Design DATAPATH_CON_PIPELINE, start of the top module:
module DATAPATH_CON_PIPELINE(clk,reset,imem_addr,imem_rdata,dmem_addr,dmem_wdata,dmem_we,dmem_rdata);
input clk; 
input reset;
output [31:0] imem_addr;
input  [31:0] imem_rdata;
output [31:0] dmem_addr;
output [31:0] dmem_wdata;
output dmem_we;
input  [31:0] dmem_rdata;
wire [31:0] address_final; 
wire [31:0] Out_PC; 
wire [31:0] next_pc;
wire [31:0] Instruction; 
wire RegDst,Jump,MemtoReg,ALUsrc,RegWrite,Branch,BranchNe,ZeroExt; 
wire MemRead, MemWrite; 
wire [3:0] ALUOP;
wire [4:0] writereg;
wire [31:0] read_data1,read_data2;
wire [31:0] sign_extended;
wire [3:0] alucontrol;
wire [31:0] mux_alu;
wire [31:0] alu_result;
wire zero; 
wire [31:0] Jump_address;
wire [31:0] shift_left_branch;
wire [31:0] branch_pc;
wire [31:0] mux_branch_out;
wire [31:0] DM_mux;
wire [4:0] src_1_d_e,src_2_d_e;
wire [4:0] dest_d_e;
wire [31:0] reg1_d_e;
wire [31:0] reg2_d_e;
wire [31:0] imm_d_e;
wire branch_d_e,branchne_d_e;
wire MemtoReg_d_e,MemRead_d_e,MemWrite_d_e,RegWrite_d_e,ALUsrc_d_e;
wire [3:0] alucontrol_d_e;
wire [31:0] branch_pc_d_e;
wire [4:0] dest_e_m;
wire MemWrite_e_m,MemtoReg_e_m,RegWrite_e_m;
wire [31:0] alu_result_e_m,store_data_e_m;
wire [4:0] dest_m_w;
wire RegWrite_m_w;
wire [31:0] result_m_w;
wire [31:0] PC_F_D,inst_F_D;
wire [1:0] val1,val2;
wire hazard_detected;
wire [31:0] val_1_mux_forw,val_2_mux_forw;
wire branch_taken;
wire use_src1,use_src2;
assign imem_addr = Out_PC;
assign Instruction = imem_rdata;
  ...
Settings: LEC_CHECK=0, CAP_MARGIN=40, CORE_MARGIN=2, CORE_UTILIZATION=70, CTS_CLUSTER_DIAMETER=381, CTS_CLUSTER_SIZE=14, MAX_ROUTING_LAYER=met4, SLEW_MARGIN=20; clock period 4.03 ns.
run.sh (not shown) runs the stock make flow with config.mk's settings and CLKGATE_MAP_FILE=.
The starting point aborted during 5_1_grt with ODB-0269.
Then changed:
==> flow/config.mk (replaced) <==
export PLATFORM = sky130hd
export DESIGN_NAME = DATAPATH_CON_PIPELINE
export DESIGN_NICKNAME = DATAPATH_CON_PIPELINE
export VERILOG_FILES = /design/flow/design.v
export SDC_FILE = /design/flow/constraint.sdc
export NUM_CORES = 4
export LEC_CHECK = 0
export CAP_MARGIN = 20
export CORE_MARGIN = 2
export CORE_UTILIZATION = 40
export SLEW_MARGIN = 20
==> flow/constraint.sdc (replaced) <==
create_clock -name core_clock -period 7.5 [get_ports {clk}]
set_input_delay 1.5000 -clock core_clock [delete_from_list [all_inputs] [get_ports {clk}]]
set_output_delay 1.5000 -clock core_clock [all_outputs]
set_load 0.01 [all_outputs]
What happened: The changed run produced a clean layout. Die area rose by about 70%. Synthesized area stays the same. Synthesized cell count does not change.

========
Starting RTL as in the previous note.
## DATAPATH_CON_PIPELINE
module DATAPATH_CON_PIPELINE(clk,reset,imem_addr,imem_rdata,dmem_addr,dmem_wdata,dmem_we,dmem_rdata);
input clk; 
input reset;
output [31:0] imem_addr;
input  [31:0] imem_rdata;
output [31:0] dmem_addr;
output [31:0] dmem_wdata;
output dmem_we;
input  [31:0] dmem_rdata;
wire [31:0] address_final; 
wire [31:0] Out_PC; 
wire [31:0] next_pc;
wire [31:0] Instruction; 
wire RegDst,Jump,MemtoReg,ALUsrc,RegWrite,Branch,BranchNe,ZeroExt; 
wire MemRead, MemWrite; 
wire [3:0] ALUOP;
wire [4:0] writereg;
wire [31:0] read_data1,read_data2;
wire [31:0] sign_extended;
wire [3:0] alucontrol;
wire [31:0] mux_alu;
wire [31:0] alu_result;
wire zero; 
wire [31:0] Jump_address;
wire [31:0] shift_left_branch;
wire [31:0] branch_pc;
wire [31:0] mux_branch_out;
wire [31:0] DM_mux;
wire [4:0] src_1_d_e,src_2_d_e;
wire [4:0] dest_d_e;
wire [31:0] reg1_d_e;
wire [31:0] reg2_d_e;
wire [31:0] imm_d_e;
wire branch_d_e,branchne_d_e;
wire MemtoReg_d_e,MemRead_d_e,MemWrite_d_e,RegWrite_d_e,ALUsrc_d_e;
wire [3:0] alucontrol_d_e;
wire [31:0] branch_pc_d_e;
wire [4:0] dest_e_m;
wire MemWrite_e_m,MemtoReg_e_m,RegWrite_e_m;
  ...
Settings: LEC_CHECK=0, ABC_AREA=0, CAP_MARGIN=20, CELL_PAD_IN_SITES_DETAIL_PLACEMENT=1, CELL_PAD_IN_SITES_GLOBAL_PLACEMENT=2, CORE_MARGIN=5, CORE_UTILIZATION=43, CTS_CLUSTER_DIAMETER=99, GPL_TIMING_DRIVEN=0, HOLD_SLACK_MARGIN=0.3, MAX_ROUTING_LAYER=met4, SLEW_MARGIN=30; clock period 7.5 ns.
Change:
ABC_AREA = unset   (was 0)
CELL_PAD_IN_SITES_DETAIL_PLACEMENT = unset   (was 1)
CELL_PAD_IN_SITES_GLOBAL_PLACEMENT = unset   (was 2)
CORE_UTILIZATION = 40   (was 43)
CTS_CLUSTER_DIAMETER = unset   (was 99)
GPL_TIMING_DRIVEN = unset   (was 0)
MAX_ROUTING_LAYER = unset   (was met4)
SLEW_MARGIN = 20   (was 30)
What happened: The new run completed without violations. Routed wire length fell by about a fifth. Final area fell by a few percent. Total power fell by a few percent. Synthesized area stays the same. Final cell count fell by a few percent. Critical path depth fell by 2. Fmax rose by a little under a tenth. Flip-flop count stays the same.
Change:
CAP_MARGIN = 40   (was 20)
CORE_MARGIN = 2   (was 5)
CORE_UTILIZATION = 66   (was 40)
CTS_CLUSTER_DIAMETER = 381   (was unset)
CTS_CLUSTER_SIZE = 14   (was unset)
HOLD_SLACK_MARGIN = unset   (was 0.3)
clock period = 4.03 ns   (was 7.5 ns; I/O delays follow)
Effect: This time the run completed and failed the layout checks on negative setup slack. Sequential cell count is unchanged. Global-route usage goes up by 21 points. Count of clock-buffer cells in the layout goes down by 50. Setup slack loses 1400 ps. Clock power goes up by 41%. Wire length goes up by 9.5%. Design area goes up by 3.1%. First-iteration DRC count goes up by 62%. Power goes up by 75%. Core utilization goes up by 32 points. Die area goes down by 41%.
Change:
CAP_MARGIN = 20   (was 40)
CORE_UTILIZATION = 72   (was 66)
CTS_CLUSTER_DIAMETER = unset   (was 381)
CTS_CLUSTER_SIZE = unset   (was 14)
clock period = 3.18 ns   (was 4.03 ns; I/O delays follow)
The new run did not get past clock tree synthesis (4_1_cts), error DPL-0033.
Area after synthesis is unchanged.
Synthesized cell count stays the same.
Die area decreases by a little under a tenth.

========
DATAPATH_CON_PIPELINE again, from the RTL that the note above started with.
export LEC_CHECK = 0
export CAP_MARGIN = 20
export CELL_PAD_IN_SITES_GLOBAL_PLACEMENT = 1
export CORE_ASPECT_RATIO = 1.05
export CORE_MARGIN = 2
export CORE_UTILIZATION = 71
export CTS_CLUSTER_SIZE = 37
export GPL_ROUTABILITY_DRIVEN = 1
export MAX_ROUTING_LAYER = met4
export MIN_ROUTING_LAYER = met1
export PLACE_DENSITY = 0.64
export SLEW_MARGIN = 20
create_clock -name core_clock -period 4.4 [get_ports {clk}]
The starting point aborted during global routing.
Then changed:
CELL_PAD_IN_SITES_GLOBAL_PLACEMENT = not set   (was 1)
CORE_ASPECT_RATIO = not set   (was 1.05)
CORE_UTILIZATION = 40   (was 71)
CTS_CLUSTER_SIZE = not set   (was 37)
GPL_ROUTABILITY_DRIVEN = not set   (was 1)
MAX_ROUTING_LAYER = not set   (was met4)
MIN_ROUTING_LAYER = not set   (was met1)
PLACE_DENSITY = not set   (was 0.64)
clock period = 6.9 ns   (was 4.4 ns; I/O delays follow)
Now the flow passed the timing, DRC and antenna checks.
Area after synthesis is unchanged.
Die size came out higher by 76%.
Synthesized cell count is unchanged.

========
== run 1 ==
Starting RTL as in the previous note.
Design DATAPATH_CON_PIPELINE, start of the top module:
module DATAPATH_CON_PIPELINE(clk,reset,imem_addr,imem_rdata,dmem_addr,dmem_wdata,dmem_we,dmem_rdata);
make LEC_CHECK=0 ABC_AREA=1 CAP_MARGIN=25 CELL_PAD_IN_SITES_DETAIL_PLACEMENT=2 CELL_PAD_IN_SITES_GLOBAL_PLACEMENT=3 CORE_ASPECT_RATIO=0.6 CORE_MARGIN=2 CORE_UTILIZATION=40 CTS_CLUSTER_DIAMETER=307 CTS_CLUSTER_SIZE=17 GPL_TIMING_DRIVEN=0 HOLD_SLACK_MARGIN=0.07 MAX_ROUTING_LAYER=met5 MIN_ROUTING_LAYER=met2 SLEW_MARGIN=20 finish   # period 4.41 ns
Run 1: it failed with a tool error in 5_1_grt, so there are no final results.
Modified inputs, run 2 compared to run 1
==> flow/config.mk <==
export PLATFORM = sky130hd
export DESIGN_NAME = DATAPATH_CON_PIPELINE
export DESIGN_NICKNAME = DATAPATH_CON_PIPELINE
export VERILOG_FILES = /design/flow/design.v
export SDC_FILE = /design/flow/constraint.sdc
export NUM_CORES = 4
export LEC_CHECK = 0
export CAP_MARGIN = 40
export CORE_MARGIN = 2
export CORE_UTILIZATION = 70
export CTS_CLUSTER_SIZE = 14
export HOLD_SLACK_MARGIN = 0.3
export SLEW_MARGIN = 20
==> flow/constraint.sdc <==
create_clock -name core_clock -period 4.51 [get_ports {clk}]
set_input_delay 0.9020 -clock core_clock [delete_from_list [all_inputs] [get_ports {clk}]]
set_output_delay 0.9020 -clock core_clock [all_outputs]
set_load 0.01 [all_outputs]
==> results <==
Run 2 vs. run 1: count of cells resized by post-cts repair moved down, die size moved down, share of the yosys chip area belonging to registers moved up, horizontal die size moved down, total cells reported by yosys after synthesis moved down. What ended run 2 was a tool error in 5_1_grt; the run never finished.
Changes in run 3 relative to run 2:
-- flow/config.mk --
<<< run 2, line 7
export LEC_CHECK = 0
export CAP_MARGIN = 40
export CORE_MARGIN = 2
export CORE_UTILIZATION = 70
export CTS_CLUSTER_SIZE = 14
export HOLD_SLACK_MARGIN = 0.3
export SLEW_MARGIN = 20
>>> run 3, line 7
export LEC_CHECK = 0
export CAP_MARGIN = 20
export CELL_PAD_IN_SITES_GLOBAL_PLACEMENT = 3
export CORE_ASPECT_RATIO = 1.05
export CORE_MARGIN = 2
export CORE_UTILIZATION = 30
export GPL_ROUTABILITY_DRIVEN = 0
export MAX_ROUTING_LAYER = met4
export MIN_ROUTING_LAYER = met2
export PLACE_DENSITY_LB_ADDON = 0.15
export SLEW_MARGIN = 20
==> flow/constraint.sdc <==
create_clock -name core_clock -period 8.17 [get_ports {clk}]
set_input_delay 1.6340 -clock core_clock [delete_from_list [all_inputs] [get_ports {clk}]]
set_output_delay 1.6340 -clock core_clock [all_outputs]
set_load 0.01 [all_outputs]
==> results <==
Run 3 was carried through to the last stage, and its layout satisfied the timing, DRC and antenna checks.
Compared with run 2, run 3 shows number of cells upsized or downsized after cts lower by 251.
As far as synthesized area per cell goes, run 2 and run 3 are indistinguishable; the numbers are identical.
From run 3 to run 2, maximum buffer depth of the clock tree did not move at all.
Going from run 2 to run 3, pre-CTS setup slack now larger, post-place instance area now smaller, placed instance count now larger.
Against run 2, number of buffers inserted during clock tree synthesis in run 3 rose by more than 10%.
As far as register bit count reported by yosys goes, run 3 and run 2 are indistinguishable; the numbers are identical.
Run 2 → run 3: gate count after technology mapping flat; overall chip area up 130,000 um2.
Modified inputs, run 4 compared to run 3
==> flow/config.mk <==
export PLATFORM = sky130hd
export DESIGN_NAME = DATAPATH_CON_PIPELINE
export DESIGN_NICKNAME = DATAPATH_CON_PIPELINE
export VERILOG_FILES = /design/flow/design.v
export SDC_FILE = /design/flow/constraint.sdc
export NUM_CORES = 4
export LEC_CHECK = 0
export CAP_MARGIN = 40
export CORE_MARGIN = 2
export CORE_UTILIZATION = 72
export SLEW_MARGIN = 20
==> flow/constraint.sdc <==
create_clock -name core_clock -period 4.02 [get_ports {clk}]
set_input_delay 0.8040 -clock core_clock [delete_from_list [all_inputs] [get_ports {clk}]]
set_output_delay 0.8040 -clock core_clock [all_outputs]
set_load 0.01 [all_outputs]
Results
- Both conditions hold for run 3: the flow ran to the end and the final layout passed the timing, DRC and antenna checks.
- Run 4 never completed, since it errored out during 5_1_grt.
- Cts-stage hold buffer count: run 3 vs run 4 identical
- Diff run 3 -> run 4 | total placed cells including tap cells | down by more than 10%
- Run 3 has higher worst setup timing slack at the placement stage than run 4.
- Run 4 vs run 3, y dimension of the die went down by about 37%.
- Reported for run 3 and run 4, maximum level of the CTS H-tree turned out identical to the last digit.

========
Starting RTL as in the previous note.
Settings: LEC_CHECK=0, CAP_MARGIN=20, CELL_PAD_IN_SITES_DETAIL_PLACEMENT=2, CELL_PAD_IN_SITES_GLOBAL_PLACEMENT=2, CORE_MARGIN=2, CORE_UTILIZATION=29, CTS_CLUSTER_DIAMETER=130, GPL_TIMING_DRIVEN=0, MAX_ROUTING_LAYER=met4, PLACE_DENSITY_LB_ADDON=0.18, SETUP_SLACK_MARGIN=0.69, SLEW_MARGIN=20; clock period 3.96 ns.
The baseline reached the layout checks and failed them: negative setup slack.
Then changed:
==> flow/config.mk (replaced) <==
export PLATFORM = sky130hd
export DESIGN_NAME = DATAPATH_CON_PIPELINE
export DESIGN_NICKNAME = DATAPATH_CON_PIPELINE
export VERILOG_FILES = /design/flow/design.v
export SDC_FILE = /design/flow/constraint.sdc
export NUM_CORES = 4
export LEC_CHECK = 0
export CAP_MARGIN = 20
export CORE_MARGIN = 2
export CORE_UTILIZATION = 72
export CTS_CLUSTER_SIZE = 32
export HOLD_SLACK_MARGIN = 0.28
export PLACE_DENSITY = 0.64
export SLEW_MARGIN = 20
==> flow/constraint.sdc (replaced) <==
create_clock -name core_clock -period 4.45 [get_ports {clk}]
set_input_delay 0.8900 -clock core_clock [delete_from_list [all_inputs] [get_ports {clk}]]
set_output_delay 0.8900 -clock core_clock [all_outputs]
set_load 0.01 [all_outputs]
After rerunning: The changed run failed in global routing (5_1_grt), error ODB-0269. Synthesized cell count does not change. Die size fell by 59%. Synthesized area is unchanged.
Then changed:
--- a/flow/config.mk
+++ b/flow/config.mk
@@ -9,6 +9,4 @@
 export CORE_MARGIN = 2
-export CORE_UTILIZATION = 72
-export CTS_CLUSTER_SIZE = 32
-export HOLD_SLACK_MARGIN = 0.28
-export PLACE_DENSITY = 0.64
+export CORE_UTILIZATION = 70
+export CTS_CLUSTER_SIZE = 37
 export SLEW_MARGIN = 20
==> flow/constraint.sdc (replaced) <==
create_clock -name core_clock -period 4.36 [get_ports {clk}]
set_input_delay 0.8720 -clock core_clock [delete_from_list [all_inputs] [get_ports {clk}]]
set_output_delay 0.8720 -clock core_clock [all_outputs]
set_load 0.01 [all_outputs]
Outcome: The changed run never finished: it broke off in global routing (5_1_grt) with ODB-0269; synthesized cell count does not change; die area went up by 2.8%; synthesized area stays the same.

========
== run A ==
DATAPATH_CON_PIPELINE again, from the RTL that the note above started with.
Settings: LEC_CHECK=0, ABC_AREA=0, CAP_MARGIN=20, CELL_PAD_IN_SITES_DETAIL_PLACEMENT=2, CELL_PAD_IN_SITES_GLOBAL_PLACEMENT=2, CORE_ASPECT_RATIO=0.83, CORE_MARGIN=5, CORE_UTILIZATION=43, CTS_CLUSTER_DIAMETER=99, GPL_ROUTABILITY_DRIVEN=0, GPL_TIMING_DRIVEN=0, HOLD_SLACK_MARGIN=0.3, MAX_ROUTING_LAYER=met4, SLEW_MARGIN=30; clock period 7.5 ns.
--- input diff run A..run B ---
- CELL_PAD_IN_SITES_DETAIL_PLACEMENT: 2 -> unset
- ABC_AREA: 0 -> unset
- CORE_UTILIZATION: 43 -> 70
- CORE_MARGIN: 5 -> 2
- SLEW_MARGIN: 30 -> 20
- CORE_ASPECT_RATIO: 0.83 -> unset
- CTS_CLUSTER_SIZE: unset -> 37
- GPL_ROUTABILITY_DRIVEN: 0 -> unset
- CTS_CLUSTER_DIAMETER: 99 -> unset
- HOLD_SLACK_MARGIN: 0.3 -> unset
- MAX_ROUTING_LAYER: met4 -> unset
- CELL_PAD_IN_SITES_GLOBAL_PLACEMENT: 2 -> unset
- GPL_TIMING_DRIVEN: 0 -> unset
- the clock period (ns, I/O delays scaled along): 7.5 -> 4.23
Re post-synthesis share of cell area spent on and, or, nand and nor gates: no difference whatsoever between run A and run B.
From run A to run B the numbers moved as follows: distinct cell type count of the synthesized netlist comparable, number of buffers inserted by post-CTS setup repair shows an increase of 41, half-perimeter wire length after detailed placement down about 28%, post-placement worst setup slack fell by 0.012 ns.
Comparing run B and run A, the lower fraction of the core area occupied by cells at floorplan is on run A.
As far as area after synthesis goes, run B and run A are indistinguishable; the numbers are identical.
Looking only at die size, and setting everything else aside, the lower value of run B and run A goes to run B.
Run B failed in global routing (5_1_grt) with GRT-0232.
In run B the die extent in x turned out 130 um lower than in run A.
Summary: with run A as the reference, placed standard-cell area in run B moved up slightly.
The following lists how run C was set up differently from run B:
- swapping 70 for 40 in CORE_UTILIZATION
- clearing CTS_CLUSTER_SIZE, which used to be 37
- putting CTS_CLUSTER_DIAMETER at 20 where nothing was set
- putting CELL_PAD_IN_SITES_DETAIL_PLACEMENT at 1 where nothing was set
- swapping 4.23 for 7.5 in the clock period (ns, I/O delays scaled along)
--- outcome ---
Run B → run C: area inside the core boundary increased about 80%, worst slack after detailed placement increased 1.17 ns, post-CTS setup repair buffer count decreased 41, buffer depth of the longest clock path increased 1. Of run B and run C, the run reporting the lower number of resized instances in the post-cts repair step was run C. Run C closes out successfully: all stages finished, all timing, DRC and antenna checks passed. Run B: aborted in global routing (5_1_grt) (tool error). STATUS HPWL after detailed placement: run C wins against run B. Taking run B as the reference point, the TritonCTS buffer count of run C rises by 220%.
Setup changes, run C to run D
- CTS_CLUSTER_DIAMETER no longer set, was 20
- CORE_UTILIZATION now 46, was 40
- CELL_PAD_IN_SITES_DETAIL_PLACEMENT no longer set, was 1
- the clock period (ns, I/O delays scaled along) now 6.9, was 7.5
==> comparison <==
- Run C → run D: first-iteration DRC count saw a decrease; aggregate routed wire length saw a decrease; core utilization saw an increase.
- Run D ended up with a higher sequential group power than run C did.
- Worst stage delay on the critical path for run D: 0.05 ns down relative to run C
- Run D reports a higher sequential share of layout area than run C does.
Power figures rest on the tool's default switching activity, not on a simulated workload.
